==> pepper: inputs <==
## DT
module DT(
        input                   clk,
        input                   reset,
        output                  done,
        output                  sti_rd,
        output  [9:0]           sti_addr,
        input   [15:0]          sti_di,
        output                  res_wr,
        output                  res_rd,
        output  reg [13:0]      res_addr,
        output  reg [7:0]       res_do,
        input   [7:0]           res_di
        );
Settings: LEC_CHECK=0, ABC_AREA=1, CAP_MARGIN=20, CORE_ASPECT_RATIO=1.87, CORE_MARGIN=2, CORE_UTILIZATION=40, CTS_CLUSTER_DIAMETER=374, CTS_CLUSTER_SIZE=15, SETUP_SLACK_MARGIN=-0.8, SLEW_MARGIN=20; clock period 9.0 ns.
run.sh (not shown) runs the stock make flow with config.mk's settings and CLKGATE_MAP_FILE=.
==> inputs of delta, as changes to pepper <==
- CORE_ASPECT_RATIO: 1.87 -> unset
- CORE_UTILIZATION: 40 -> 72
- CTS_CLUSTER_DIAMETER: 374 -> unset
- CTS_CLUSTER_SIZE: 15 -> 24
- PLACE_DENSITY: unset -> 0.37
- SETUP_SLACK_MARGIN: -0.8 -> unset
==> flow/constraint.sdc (replaced) <==
create_clock -name core_clock -period 6.72 [get_ports {clk}]
set_input_delay 1.3440 -clock core_clock [delete_from_list [all_inputs] [get_ports {clk}]]
set_output_delay 1.3440 -clock core_clock [all_outputs]
set_load 0.01 [all_outputs]
==> qor summary <==
	delta	pepper
Diode insertion count for antenna repair	1	0
Count of non-CTS buffers in the layout	87	67
Run status	failed layout checks	finished clean
Violated checks	setup timing	-
Starting density of the core	74.4%	40.6%
Area occupied by multi-input gates	7340 um2	6820 um2
Finished Layout Cells	1900	2011
Via count	12160	10611
Slew margin rel.	39.6%	32.3%
Number of antenna violations at the first check in global routing	1	0
Number of rows created at floorplan	45	84
Stages on the worst setup path	35	34
Leak pwr	5.95 nW	5.79 nW
GRT Util Overall	36.4%	21.2%
Crit path largest cell delay	0.48 ns	0.52 ns
Period Utilization, post-route	117%	90.2%
Clock-net power	0.000863 W	0.000745 W
Sum of negative setup slack	-7.78 ns	0 ns
Logic power comb	0.000256 W	0.000200 W
DR WL met3	4.67 mm	1.04 mm
Sequential Power Share	45.9%	42.8%
Count of clock-net buffers in the final layout	19	17
Max stage delay cell, worst path	edfxtp_1	clkdlybuf4s50_1
Tap cell count	211	344
Combinational fraction of design power	12.4%	12.1%

* * *

==> job 9897 <==
==> flow/design.v <==
module ctrl(
        input                   clk,
        input                   reset,
        input                   init_en_2,
        input                   init_done,
        input                   for_load_done,
        input                   for_done,
        input                   for_op_done,
        input                   back_load_done,
        input                   back_done,
        output reg              init_en,
        output reg              for_en,
        output reg              for_load_en,
        output reg              back_en,
        output reg              back_load_en,
        output reg              sti_rd,
        output reg              res_wr,
        output reg              res_rd
        );
        parameter IDLE = 3'b000,  INIT = 3'b001, LOAD = 3'b010, FOR = 3'b011, BACK = 3'b100;
        reg [2:0] cstate, nstate;
        always@(posedge clk)begin
                if(!reset)
                        cstate <= 3'b0;
                else
                        cstate <= nstate;
        end
        always@*begin
                case(cstate)
                        IDLE:begin
                                if(!reset) nstate = IDLE;
                                else nstate = INIT;
                        end
                        INIT:begin
                                if(init_done)
                                        nstate = LOAD;
                                else
                                        nstate = INIT;
                        end
                        LOAD:begin
                                if(for_load_done)
                                        nstate = FOR;
                                else if(back_load_done)
                                        nstate = BACK;
                                else
                                        nstate = LOAD;
                        end
                        FOR:begin
                                if(for_done)
                                        nstate = LOAD;
                                else
                                        nstate = FOR;
                        end
                        BACK:begin
                                if(back_done)
                                        nstate = LOAD;
                                else
                                        nstate = BACK;
                        end
                        default: nstate = IDLE;
                endcase
        end
        always@*begin
                case(cstate)
                        IDLE:begin
                                init_en = 1'b0;
                                for_load_en = 1'b0;
                                for_en = 1'b0;
                                back_load_en = 1'b0;
                                back_en = 1'b0;
                                sti_rd = 1'b0;
                                res_wr = 1'b0;
                                res_rd = 1'b0;
                        end
                        INIT:begin
                                init_en = 1'b1;
                                for_load_en = 1'b0;
                                for_en = 1'b0;
                                back_load_en = 1'b0;
                                back_en = 1'b0;
                                sti_rd = 1'b1;   
                                res_wr = init_en_2;
                                res_rd = 1'b0;
                        end
                        LOAD:begin
                                init_en = 1'b0;
                                for_load_en = (!for_op_done);
                                for_en = 1'b0;
                                back_load_en = for_op_done;
                                back_en = 1'b0;
                                sti_rd = 1'b0;
                                res_wr = 1'b0;
                                res_rd = 1'b1;
                        end
                        FOR:begin
                                init_en = 1'b0;
                                for_load_en = 1'b1;
                                for_en = 1'b1;
                                back_load_en = 1'b0;
                                back_en = 1'b0;
                                sti_rd = 1'b0;
                                res_wr = 1'b1;
                                res_rd = 1'b0;
                        end
                        BACK:begin
                                init_en = 1'b0;
                                for_load_en = 1'b0;
                                for_en = 1'b0;
                                back_load_en = 1'b1;
                                back_en = 1'b1;
                                sti_rd = 1'b0;
                                res_wr = 1'b1;
                                res_rd = 1'b0;
                        end
                        default:begin
                                init_en = 1'b0;
                                for_load_en = 1'b0;
                                for_en = 1'b0;
                                back_load_en = 1'b0;
                                back_en = 1'b0;
                                sti_rd = 1'b0;
                                res_wr = 1'b0;
                                res_rd = 1'b0;
                        end
                endcase
        end
endmodule
module init(
        input                   clk,
        input                   reset,
        input                   init_en,
        input                   for_en,
        output  reg             init_en_2,
        output                  init_done,
        output  reg     [9:0]   sti_addr ,
        input           [15:0]  sti_di,
        output  reg     [13:0]  res_addr_init ,
        output  reg     [7:0]   res_do_init
        );
        reg [9:0]       cnt_sti;   
        reg [3:0]       cnt_ini;   
        reg [13:0]      cnt_res;   
        reg [7:0]       sti_tmp15;
        wire [9:0]      sti_addr_tmp;
        assign  init_done = (cnt_res == 14'h3FFF);
        always@(posedge clk)begin
                if(!reset)
                        cnt_ini <= 4'd15;
                else if(init_en)
                        cnt_ini <= cnt_ini - 1;   
        end
        always@(posedge clk)begin
                if(!reset)
                        cnt_sti <= 10'b0;
                else if(init_en && (cnt_ini == 4'd0))
                        cnt_sti <= cnt_sti + 1;
        end
        always@*begin
                if(init_en)
                        sti_addr = cnt_sti;
                else
                        sti_addr = 10'd0;
        end
        always@(posedge clk)begin
                if(init_en)
                        sti_tmp15 <= {6'b0, sti_di[0]};
        end
        always@(posedge clk)begin
                init_en_2 <= init_en;
        end
        always@(posedge clk)begin
                if(!reset)
                        cnt_res <= 14'b0;
                else if(init_en_2)
                        cnt_res <= cnt_res + 1;
        end
        always@*begin
                res_addr_init = cnt_res;
        end
        assign sti_addr_tmp = cnt_ini+1;
        always@*begin
                if(init_en_2)begin
                        if(cnt_ini == 4'hF)
                                res_do_init = 8'h00 | sti_tmp15;   
                        else
                                res_do_init = 8'h00 | {7'b0, sti_di[sti_addr_tmp]};   
                end
                else
                        res_do_init = 8'h00;
        end
endmodule
module forward(
        input                   clk,
        input                   reset,
        input                   for_load_en,
        input                   for_en,
        output                  for_load_done,
        output                  for_done,
        output  reg             for_op_done,
        output  reg     [13:0]  res_addr_for,
        output  reg     [7:0]   res_do_for,
        input           [7:0]   res_di
        );
        reg [13:0]      cur;    
        reg [2:0]       cnt_for;   
        reg [7:0]       pixel_tmp[4:0];
        reg [7:0]      min_tmp0, min_tmp1, for_out;
        assign pass = (cur[6:0] == 7'b0) || (cur[6:0] == 7'h7F) || (cur>= 14'h3F80) || (for_load_en && (cnt_for == 3'd0) && (res_di == 8'd0));
        assign for_load_done = (cnt_for == 4'd4);
        assign for_done = (cnt_for == 3'd5);
        always@(posedge clk)begin
                if(!reset)
                        cur <= 14'd128;   
                else if(pass ||(for_load_en && for_done))
                        cur <= cur + 1;
        end
        always@(posedge clk)begin
                if(!reset)
                        cnt_for <= 3'd0;
                else if(pass || (cnt_for == 3'd6))   
                        cnt_for <= 3'd0;
                else if((!pass) && for_load_en && (!for_op_done))
                        cnt_for <= cnt_for + 1;
        end
        always@(posedge clk)begin
                if(!reset)
                        for_op_done <= 1'b0;
                else if(for_load_en && (cur == 14'h3FFF))
                        for_op_done <= 1'b1;   
        end
        always@*begin
                case(cnt_for)
                        3'd0: res_addr_for = cur;
                        3'd1: res_addr_for = cur - 14'd129;
                        3'd2: res_addr_for = cur - 14'd128;
                        3'd3: res_addr_for = cur - 14'd127;
                        3'd4: res_addr_for = cur - 14'd1;
                        3'd5: res_addr_for = cur;   
                        default: res_addr_for = 14'd0;
                endcase
        end
        always@(posedge clk)begin
                if(!reset)begin
                        pixel_tmp[0] <= 8'hFF;
                        pixel_tmp[1] <= 8'hFF;
                        pixel_tmp[2] <= 8'hFF;
                        pixel_tmp[3] <= 8'hFF;
                        pixel_tmp[4] <= 8'hFF;
                end
                else if(  for_load_en && (!for_op_done))begin
                        pixel_tmp[cnt_for] <= res_di;
                end
        end
        always@*begin
                if(cnt_for == 3'd5)begin
                        min_tmp0 = (pixel_tmp[1] <= pixel_tmp[2])? pixel_tmp[1] : pixel_tmp[2];
                        min_tmp1 = (pixel_tmp[3] <= pixel_tmp[4])? pixel_tmp[3] : pixel_tmp[4];
                        for_out = (min_tmp0 <= min_tmp1)? min_tmp0+1 : min_tmp1+1;
                end
                else begin
                        min_tmp0 = 7'd0;
                        min_tmp1 = 7'd0;
                        for_out = 7'd0;
                end
        end
        always@*begin
                if(cnt_for >= 3'd5)
                        res_do_for = for_out;
                else
                        res_do_for = 7'd0;
        end
endmodule
module backward(
        input                   clk,
        input                   reset,
        input                   back_load_en,
        input                   back_en,
        output                  back_load_done,
        output                  back_done,
        output                  done,
        output  reg     [13:0]  res_addr_back,
        output  reg     [7:0]   res_do_back,
        input           [7:0]   res_di
        );
        reg [13:0]      cur;    
        reg [2:0]       cnt_back;   
        reg [7:0]       pixel_tmp[4:0];
        reg             back_op_done;
        reg [7:0]      min_tmp0, min_tmp1, min_tmp2, back_out;
        assign pass = (cur[6:0] == 7'b0) || (cur[6:0] == 7'h7F);
        assign back_load_done = (cnt_back == 4'd4);
        assign back_done = (cnt_back == 3'd5);
        assign done = back_op_done;
        always@(posedge clk)begin
                if(!reset)
                        cur <= 14'h3F7E;   
                else if(pass || (back_load_en && back_done))
                        cur <= cur - 1;
        end
        always@(posedge clk)begin
                if(!reset)
                        cnt_back <= 3'd0;
                else if(pass || (cnt_back == 3'd6))
                        cnt_back <= 3'd0;
                else if((!pass) && back_load_en && (!back_op_done))
                        cnt_back <= cnt_back + 1;
        end
        always@(posedge clk)begin
                if(!reset)
                        back_op_done <= 1'b0;
                else if(cur == 14'h0001)
                        back_op_done <= 1'b1;
        end
        always@*begin
                case(cnt_back)
                        3'd0: res_addr_back = cur;
                        3'd1: res_addr_back = cur + 1;
                        3'd2: res_addr_back = cur + 127;
                        3'd3: res_addr_back = cur + 128;
                        3'd4: res_addr_back = cur + 129;
                        3'd5: res_addr_back = cur;   
                        default: res_addr_back = 14'd0;
                endcase
        end
        always@(posedge clk)begin
                if(!reset)begin
                        pixel_tmp[0] <= 8'hFF;
                        pixel_tmp[1] <= 8'hFF;
                        pixel_tmp[2] <= 8'hFF;
                        pixel_tmp[3] <= 8'hFF;
                        pixel_tmp[4] <= 8'hFF;
                end
                else if(back_load_en && (!back_op_done))
                        pixel_tmp[cnt_back] <= res_di;
        end
        always@*begin
                if(cnt_back == 3'd5)begin
                        min_tmp0 = (pixel_tmp[0] <= (pixel_tmp[1]+1))? pixel_tmp[0] : (pixel_tmp[1] + 1);
                        min_tmp1 = ((pixel_tmp[2]+1) <= (pixel_tmp[3]+1))? (pixel_tmp[2]+1) : (pixel_tmp[3]+1);
                        min_tmp2 = ((pixel_tmp[4]+1) <= min_tmp1)? (pixel_tmp[4]+1) : min_tmp1;
                        back_out = (min_tmp0 <= min_tmp2)? min_tmp0 : min_tmp2;
                end
                else begin
                        min_tmp0 = 7'd0;
                        min_tmp1 = 7'd0;
                        min_tmp2 = 7'd0;
                        back_out = 7'd0;
                end
        end
        always@*begin
                if(cnt_back >= 3'd5)
                        res_do_back = back_out;
                else
                        res_do_back = 7'd0;
        end
endmodule
module DT(
        input                   clk,
        input                   reset,
        output                  done,
        output                  sti_rd,
        output  [9:0]           sti_addr,
        input   [15:0]          sti_di,
        output                  res_wr,
        output                  res_rd,
        output  reg [13:0]      res_addr,
        output  reg [7:0]       res_do,
        input   [7:0]           res_di
        );
        wire [7:0] res_do_init, res_do_for, res_do_back;
        wire [13:0] res_addr_init, res_addr_for, res_addr_back;
        wire init_en, init_en_2, load_en, for_load_en, for_en, back_load_en, back_en;
        wire init_done, for_load_done, back_load_done, for_done, for_op_done, back_done;
        always@*begin
                case({init_en_2, for_en, back_en})
                        3'b100: res_do = res_do_init;
                        3'b010: res_do = res_do_for;
                        3'b001: res_do = res_do_back;
                        default:res_do = 8'd0;
                endcase
        end
        always@*begin
                case({init_en_2, for_load_en, back_load_en})
                        3'b100: res_addr = res_addr_init;
                        3'b010: res_addr = res_addr_for;
                        3'b001: res_addr = res_addr_back;
                        default:res_addr = 14'b0;
                endcase
        end
        init u_init(.clk(clk),
                    .reset(reset),
                    .init_en(init_en),
                    .for_en(for_en),
                    .init_done(init_done),
                    .init_en_2(init_en_2),
                    .sti_addr(sti_addr),
                    .sti_di(sti_di),
                    .res_addr_init(res_addr_init),
                    .res_do_init(res_do_init)
                    );
        forward u_for(.clk(clk),
                      .reset(reset),
                      .for_load_en(for_load_en),
                      .for_en(for_en),
                      .for_load_done(for_load_done),
                      .for_done(for_done),
                      .for_op_done(for_op_done),
                      .res_addr_for(res_addr_for),
                      .res_do_for(res_do_for),
                      .res_di(res_di)
                      );
        backward u_back(.clk(clk),
                        .reset(reset),
                        .back_load_en(back_load_en),
                        .back_en(back_en),
                        .back_load_done(back_load_done),
                        .back_done(back_done),
                        .done(done),
                        .res_addr_back(res_addr_back),
                        .res_do_back(res_do_back),
                        .res_di(res_di)
                        );
        ctrl u_ctrl(.clk(clk),
                    .reset(reset),
                    .init_en_2(init_en_2),
                    .init_done(init_done),
                    .for_load_done(for_load_done),
                    .for_done(for_done),
                    .for_op_done(for_op_done),
                    .back_load_done(back_load_done),
                    .back_done(back_done),
                    .init_en(init_en),
                    .for_en(for_en),
                    .for_load_en(for_load_en),
                    .back_en(back_en),
                    .back_load_en(back_load_en),
                    .sti_rd(sti_rd),
                    .res_wr(res_wr),
                    .res_rd(res_rd)
                    );
endmodule
==> flow/run.sh <==
#!/bin/bash
# the make line also repeats each setting of config.mk as NAME=value (left out here)
make -C /OpenROAD-flow-scripts/flow DESIGN_CONFIG=/design/flow/config.mk WORK_HOME=/design/flow/orfs CLKGATE_MAP_FILE= finish
==> flow/config.mk <==
export PLATFORM = sky130hd
export DESIGN_NAME = DT
export DESIGN_NICKNAME = DT
export VERILOG_FILES = /design/flow/design.v
export SDC_FILE = /design/flow/constraint.sdc
export NUM_CORES = 4
export LEC_CHECK = 0
export ABC_AREA = 1
export CAP_MARGIN = 40
export CORE_ASPECT_RATIO = 0.5
export CORE_MARGIN = 2
export CORE_UTILIZATION = 57
export CTS_CLUSTER_DIAMETER = 374
export CTS_CLUSTER_SIZE = 98
export SETUP_SLACK_MARGIN = -0.8
export SLEW_MARGIN = 20
export TNS_END_PERCENT = 20
==> flow/constraint.sdc <==
create_clock -name core_clock -period 9.0 [get_ports {clk}]
set_input_delay 1.8000 -clock core_clock [delete_from_list [all_inputs] [get_ports {clk}]]
set_output_delay 1.8000 -clock core_clock [all_outputs]
set_load 0.01 [all_outputs]
==> job 632 (differences from job 9897) <==
Settings changed: ABC_AREA 1 to unset, CAP_MARGIN 40 to 20, CORE_ASPECT_RATIO 0.5 to unset, CORE_UTILIZATION 57 to 40, CTS_CLUSTER_DIAMETER 374 to unset, CTS_CLUSTER_SIZE 98 to unset, SETUP_SLACK_MARGIN -0.8 to unset, TNS_END_PERCENT 20 to unset.
==> results <==
Between job 9897 and job 632, the lower clock-buffer cell count is in job 632 (gap 3).
In job 632 the clock power is larger than in job 9897, by about 10%.
Between job 632 and job 9897, the lower maximum frequency is in job 632 (gap about 3.3%, measured against job 9897).
Of job 9897 and job 632, job 632 has the higher total power (gap about 7%, measured against job 632).
In non-clock buffer count, job 632 and job 9897 do not differ.
Global-route usage: job 9897 is higher than job 632 (10 points).
In job 632 the routed wire length is lower than in job 9897, by 14%.
Between job 9897 and job 632, the lower synthesized area is in job 632 (gap 6.1%, measured against job 632).
In job 9897 the first-iteration DRC count is larger than in job 632, by 92%.
Against job 632, the die area of job 9897 is lower by about 25%.
Against job 632, the register-to-register slack of job 9897 is better by 350 ps.
==> figures <==
                                                                    job 9897      job 632
Final design area excluding fillers                               12800 um^2   12300 um^2
Global routing met3 resource utilization                               4.57%        2.68%
Critical path endpoint                                             res_do[0]    res_do[2]
Combinational group share of total power                               12.4%        14.6%
Total power density per cell area                                122 nW/um^2  138 nW/um^2
Yosys xor share                                                        2.46%        7.23%
Maximum single-stage delay on the critical path                       530 ps       570 ps
Outcome                                     no timing/DRC/antenna violations  no timing/DRC/antenna violations
Critical path depth                                                       33           29
Crit path DAT                                                        6410 ps      6690 ps
Effective utilization at floorplan                                     58.3%        41.0%
Pwr Total                                                            1.57 mW      1.70 mW
Proportion of netlist area held by the largest area contributor        19.2%        20.4%
Die height                                                            104 um       168 um
Cell area after placement                                         12300 um^2   11700 um^2
Iteration-0 DRC count of the detailed router                            1015          529
Post-layout period usage of the worst path                             91.3%        94.4%
Buffer-and-inverter tally for the worst setup path                         5            3
Worst hold slack                                                      431 ps       446 ps
Cell row count                                                            36           59
Area fraction of clock buffers and clock inverters                     4.36%        4.96%
Number of cell instances after yosys synthesis                          1591         1210
Depth of the worst register-to-register path                               7            9
Power figures rest on the tool's default switching activity, not on a simulated workload.
